Design LASER, start of the top module:
module LASER (
    input CLK,
    input RST,
    input [3:0] X,
    input [3:0] Y,
    output reg [3:0] C1X,
    output reg [3:0] C1Y,
    output reg [3:0] C2X,
    output reg [3:0] C2Y,
    output reg DONE
);
Size in the first run: roughly 1800 cells after synthesis, roughly 27 I/O pins, ~22000 sq um of cells after synthesis.
make LEC_CHECK=0 CAP_MARGIN=20 CELL_PAD_IN_SITES_GLOBAL_PLACEMENT=1 CORE_ASPECT_RATIO=1.71 CORE_MARGIN=7 CORE_UTILIZATION=28 CTS_CLUSTER_DIAMETER=277 GPL_ROUTABILITY_DRIVEN=0 GPL_TIMING_DRIVEN=0 HOLD_SLACK_MARGIN=0.01 MIN_ROUTING_LAYER=met2 PLACE_DENSITY_LB_ADDON=0.2 SETUP_SLACK_MARGIN=1.98 SLEW_MARGIN=40 TNS_END_PERCENT=45 finish   # period 7.38 ns
run.sh (not shown) runs the stock make flow with config.mk's settings and CLKGATE_MAP_FILE=.
Next try:
CELL_PAD_IN_SITES_GLOBAL_PLACEMENT = default   (was 1)
CORE_ASPECT_RATIO = default   (was 1.71)
CORE_MARGIN = 2   (was 7)
CORE_UTILIZATION = 40   (was 28)
CTS_CLUSTER_DIAMETER = default   (was 277)
GPL_ROUTABILITY_DRIVEN = default   (was 0)
GPL_TIMING_DRIVEN = default   (was 0)
HOLD_SLACK_MARGIN = default   (was 0.01)
MIN_ROUTING_LAYER = default   (was met2)
PLACE_DENSITY_LB_ADDON = default   (was 0.2)
SETUP_SLACK_MARGIN = default   (was 1.98)
SLEW_MARGIN = 20   (was 40)
TNS_END_PERCENT = default   (was 45)
clock period = 6.47 ns   (was 7.38 ns; I/O delays follow)
- synthesized cell count is unchanged
- cell count goes down by 8.4%
- cell area went down by 3.3%
- setup slack degrades by 0.59 ns
- total power rose by 16%
- via count goes down by 27%
- wire length goes down by 24%
- area after synthesis stays the same
- non-clock buffer count grows by 69
- hold slack hardly moves
- global-route usage shrinks by 5.7 points

========
== build 8 ==
The RTL this note starts from:
==> flow/design.v <==
module LASER (
    input CLK,
    input RST,
    input [3:0] X,
    input [3:0] Y,
    output reg [3:0] C1X,
    output reg [3:0] C1Y,
    output reg [3:0] C2X,
    output reg [3:0] C2Y,
    output reg DONE
);
    localparam S_IDLE           = 4'd0;
    localparam S_READ           = 4'd1;
    localparam S_INIT_C1        = 4'd2;
    localparam S_CALC_C1        = 4'd3;
    localparam S_UPDATE_C1      = 4'd4;
    localparam S_INIT_C2        = 4'd5;
    localparam S_CALC_C2        = 4'd6;
    localparam S_UPDATE_C2      = 4'd7;
    localparam S_CHECK_CONV     = 4'd8;
    localparam S_DONE           = 4'd9;
    localparam S_WAIT           = 4'd10;
    reg [3:0] state;
    reg [5:0] pixel_count;
    reg [3:0] X_MEM [0:39];
    reg [3:0] Y_MEM [0:39];
    reg [5:0] mark_data;        
    reg [3:0] index_X, index_Y; 
    reg [5:0] current_hit_count;
    reg [5:0] best_hit_count;
    reg [3:0] best_c1x, best_c1y;
    reg [3:0] best_c2x, best_c2y;
    reg [3:0] old_c1x, old_c1y, old_c2x, old_c2y;
    reg p0_scan, p1_scan, p2_scan, p3_scan;    
    reg p0_fix,  p1_fix,  p2_fix,  p3_fix;     
    reg hit0, hit1, hit2, hit3;                
    reg [3:0] fixed_cx, fixed_cy;
    always @(posedge CLK or posedge RST) begin
        if (RST) begin
            state <= S_IDLE;
            pixel_count <= 0;
            DONE <= 0;
            C1X <= 0; C1Y <= 0; C2X <= 0; C2Y <= 0;
            mark_data <= 0;
            index_X <= 0; index_Y <= 0;
            current_hit_count <= 0; best_hit_count <= 0;
            best_c1x <= 0; best_c1y <= 0; best_c2x <= 0; best_c2y <= 0;
        end
        else begin
            case(state)
                S_IDLE: begin
                    DONE <= 0;
                    state <= S_READ;
                    best_c1x <= 0; best_c1y <= 0; best_c2x <= 0; best_c2y <= 0;
                    X_MEM[pixel_count] <= X;
                    Y_MEM[pixel_count] <= Y;
                    pixel_count <= pixel_count + 1;
                end
                S_READ: begin
                    X_MEM[pixel_count] <= X;
                    Y_MEM[pixel_count] <= Y;
                    if (pixel_count >= 39) begin
                        pixel_count <= 0;
                        state <= S_INIT_C1; 
                    end
                    else begin
                        pixel_count <= pixel_count + 1;
                    end
                end
                S_INIT_C1: begin
                    index_X <= 0;
                    index_Y <= 0;
                    best_hit_count <= 0; 
                    old_c1x <= best_c1x; old_c1y <= best_c1y;
                    old_c2x <= best_c2x; old_c2y <= best_c2y;
                    state <= S_CALC_C1;
                    mark_data <= 0;
                    current_hit_count <= 0;
                end
                S_CALC_C1: begin
                    current_hit_count <= current_hit_count + hit0 + hit1 + hit2 + hit3;
                    if (mark_data == 36) begin
                        state <= S_UPDATE_C1;
                        mark_data <= 0;
                    end
                    else begin
                        mark_data <= mark_data + 4;
                    end
                end
                S_UPDATE_C1: begin
                    if (current_hit_count >= best_hit_count) begin
                        best_hit_count <= current_hit_count;
                        best_c1x <= index_X;
                        best_c1y <= index_Y;
                    end
                    current_hit_count <= 0;
                    if (index_X == 15 && index_Y == 15) begin
                        state <= S_INIT_C2;
                    end
                    else begin
                        if (index_X == 15) begin
                            index_X <= 0;
                            index_Y <= index_Y + 1;
                        end else begin
                            index_X <= index_X + 1;
                        end
                        state <= S_CALC_C1; 
                    end
                end
                S_INIT_C2: begin
                    index_X <= 0;
                    index_Y <= 0;
                    best_hit_count <= 0; 
                    state <= S_CALC_C2;
                    mark_data <= 0;
                    current_hit_count <= 0;
                end
                S_CALC_C2: begin
                    current_hit_count <= current_hit_count + hit0 + hit1 + hit2 + hit3;
                    if (mark_data == 36) begin
                        state <= S_UPDATE_C2;
                        mark_data <= 0;
                    end
                    else begin
                        mark_data <= mark_data + 4;
                    end
                end
                S_UPDATE_C2: begin
                    if (current_hit_count >= best_hit_count) begin
                        best_hit_count <= current_hit_count;
                        best_c2x <= index_X;
                        best_c2y <= index_Y;
                    end
                    current_hit_count <= 0;
                    if (index_X == 15 && index_Y == 15) begin
                        state <= S_CHECK_CONV; 
                    end
                    else begin
                        if (index_X == 15) begin
                            index_X <= 0;
                            index_Y <= index_Y + 1;
                        end else begin
                            index_X <= index_X + 1;
                        end
                        state <= S_CALC_C2;
                    end
                end
                S_CHECK_CONV: begin
                    if (old_c1x == best_c1x && old_c1y == best_c1y && 
                        old_c2x == best_c2x && old_c2y == best_c2y) begin
                        state <= S_DONE;
                    end
                    else begin
                        state <= S_INIT_C1;
                    end
                end
                S_DONE: begin
                    C1X <= best_c1x; C1Y <= best_c1y;
                    C2X <= best_c2x; C2Y <= best_c2y;
                    DONE <= 1;
                    state <= S_WAIT;
                end
                S_WAIT: begin
                    DONE <= 0;
                    state <= S_IDLE;
                end
                default: state <= S_IDLE;
            endcase
        end
    end
    function check_hit;
        input [3:0] tx, ty, cx, cy;
        reg [3:0] abs_dx, abs_dy;
        begin
            abs_dx = (tx >= cx) ? (tx - cx) : (cx - tx);
            abs_dy = (ty >= cy) ? (ty - cy) : (cy - ty);
            if ( (abs_dx + abs_dy <= 4) || (abs_dx == 2 && abs_dy == 3) || (abs_dx == 3 && abs_dy == 2) )
                check_hit = 1'b1;
            else
                check_hit = 1'b0;
        end
    endfunction
    always @(*) begin
        if (state == S_CALC_C1) begin
            fixed_cx = best_c2x;
            fixed_cy = best_c2y;
        end
        else begin 
            fixed_cx = best_c1x;
            fixed_cy = best_c1y;
        end
    end
    always @(*) begin
        p0_scan = check_hit(X_MEM[mark_data],   Y_MEM[mark_data],   index_X, index_Y);
        p1_scan = check_hit(X_MEM[mark_data+1], Y_MEM[mark_data+1], index_X, index_Y);
        p2_scan = check_hit(X_MEM[mark_data+2], Y_MEM[mark_data+2], index_X, index_Y);
        p3_scan = check_hit(X_MEM[mark_data+3], Y_MEM[mark_data+3], index_X, index_Y);
        p0_fix = check_hit(X_MEM[mark_data],   Y_MEM[mark_data],   fixed_cx, fixed_cy);
        p1_fix = check_hit(X_MEM[mark_data+1], Y_MEM[mark_data+1], fixed_cx, fixed_cy);
        p2_fix = check_hit(X_MEM[mark_data+2], Y_MEM[mark_data+2], fixed_cx, fixed_cy);
        p3_fix = check_hit(X_MEM[mark_data+3], Y_MEM[mark_data+3], fixed_cx, fixed_cy);
        hit0 = p0_scan || p0_fix;
        hit1 = p1_scan || p1_fix;
        hit2 = p2_scan || p2_fix;
        hit3 = p3_scan || p3_fix;
    end
endmodule
==> flow/config.mk <==
export PLATFORM = sky130hd
export DESIGN_NAME = LASER
export DESIGN_NICKNAME = LASER
export VERILOG_FILES = /design/flow/design.v
export SDC_FILE = /design/flow/constraint.sdc
export NUM_CORES = 4
export LEC_CHECK = 0
export ABC_AREA = 1
export CAP_MARGIN = 10
export CORE_MARGIN = 2
export CORE_UTILIZATION = 72
export CTS_CLUSTER_DIAMETER = 29
export CTS_CLUSTER_SIZE = 74
export GPL_TIMING_DRIVEN = 1
export MIN_ROUTING_LAYER = met1
export PLACE_DENSITY = 0.64
export SETUP_SLACK_MARGIN = 1.45
export SLEW_MARGIN = 40
==> flow/constraint.sdc <==
create_clock -name core_clock -period 4.87 [get_ports {CLK}]
set_input_delay 0.9740 -clock core_clock [delete_from_list [all_inputs] [get_ports {CLK}]]
set_output_delay 0.9740 -clock core_clock [all_outputs]
set_load 0.01 [all_outputs]
Build 8 | ERROR | global routing
For build 82, these inputs were changed with respect to build 8:
==> flow/config.mk <==
export PLATFORM = sky130hd
export DESIGN_NAME = LASER
export DESIGN_NICKNAME = LASER
export VERILOG_FILES = /design/flow/design.v
export SDC_FILE = /design/flow/constraint.sdc
export NUM_CORES = 4
export LEC_CHECK = 0
export ABC_AREA = 1
export CAP_MARGIN = 20
export CORE_MARGIN = 2
export CORE_UTILIZATION = 72
export SLEW_MARGIN = 20
==> flow/constraint.sdc <==
create_clock -name core_clock -period 6.96 [get_ports {CLK}]
set_input_delay 1.3920 -clock core_clock [delete_from_list [all_inputs] [get_ports {CLK}]]
set_output_delay 1.3920 -clock core_clock [all_outputs]
set_load 0.01 [all_outputs]
[summary]
Build 82: PASS, flow complete, no timing, DRC or antenna violations
Build 82 vs build 8: CTS buffer count down
Lower total of cells resized after clock tree synthesis among build 8 and build 82: build 82
Post-synthesis share of cell area spent on and, or, nand and nor gates came out exactly the same in build 8 and build 82.
On synthesized net count, build 8 tracks build 82 almost exactly.
Build 82 -> build 8: I/O pin count delta 0, exact match
Inputs modified between build 82 and build 21:
-- flow/config.mk --
<<< build 82, line 12
>>> build 21, line 12
export CTS_CLUSTER_SIZE = 72
export PLACE_DENSITY = 0.64
export SETUP_SLACK_MARGIN = -0.27
==> flow/constraint.sdc <==
create_clock -name core_clock -period 5.13 [get_ports {CLK}]
set_input_delay 1.0260 -clock core_clock [delete_from_list [all_inputs] [get_ports {CLK}]]
set_output_delay 1.0260 -clock core_clock [all_outputs]
set_load 0.01 [all_outputs]
Results
- From the logs: build 21 reached the end of the flow and failed the layout checks with setup timing.
- Build 82 went all the way through synthesis, placement and routing and the layout is clean on timing, DRC and antenna.
- Share of the cycle needed by the critical path after routing ends up higher on build 21.
- Compared to build 82, build 21 has wire length of the first global-routing pass 22000 um higher.
- [compare] base=build 82 new=build 21: area added between synthesis and finish grew by 15 points; via count grew by 21%.
- Combinational group share of total power: build 82 vs build 21, no meaningful difference
- Build 21 vs. build 82: clock skew went up, detailed-routed wire length on met2 went up.
- The lower data-path buffer share of cell area in the final layout came out of build 82.
- On build 21: first-pass detailed-route iteration total is 3 higher than what build 82 gave.
- When the final numbers for build 21 and build 82 were put side by side, the post-CTS setup repair buffer count turned out to be smaller in build 82.
Power figures rest on the tool's default switching activity, not on a simulated workload.
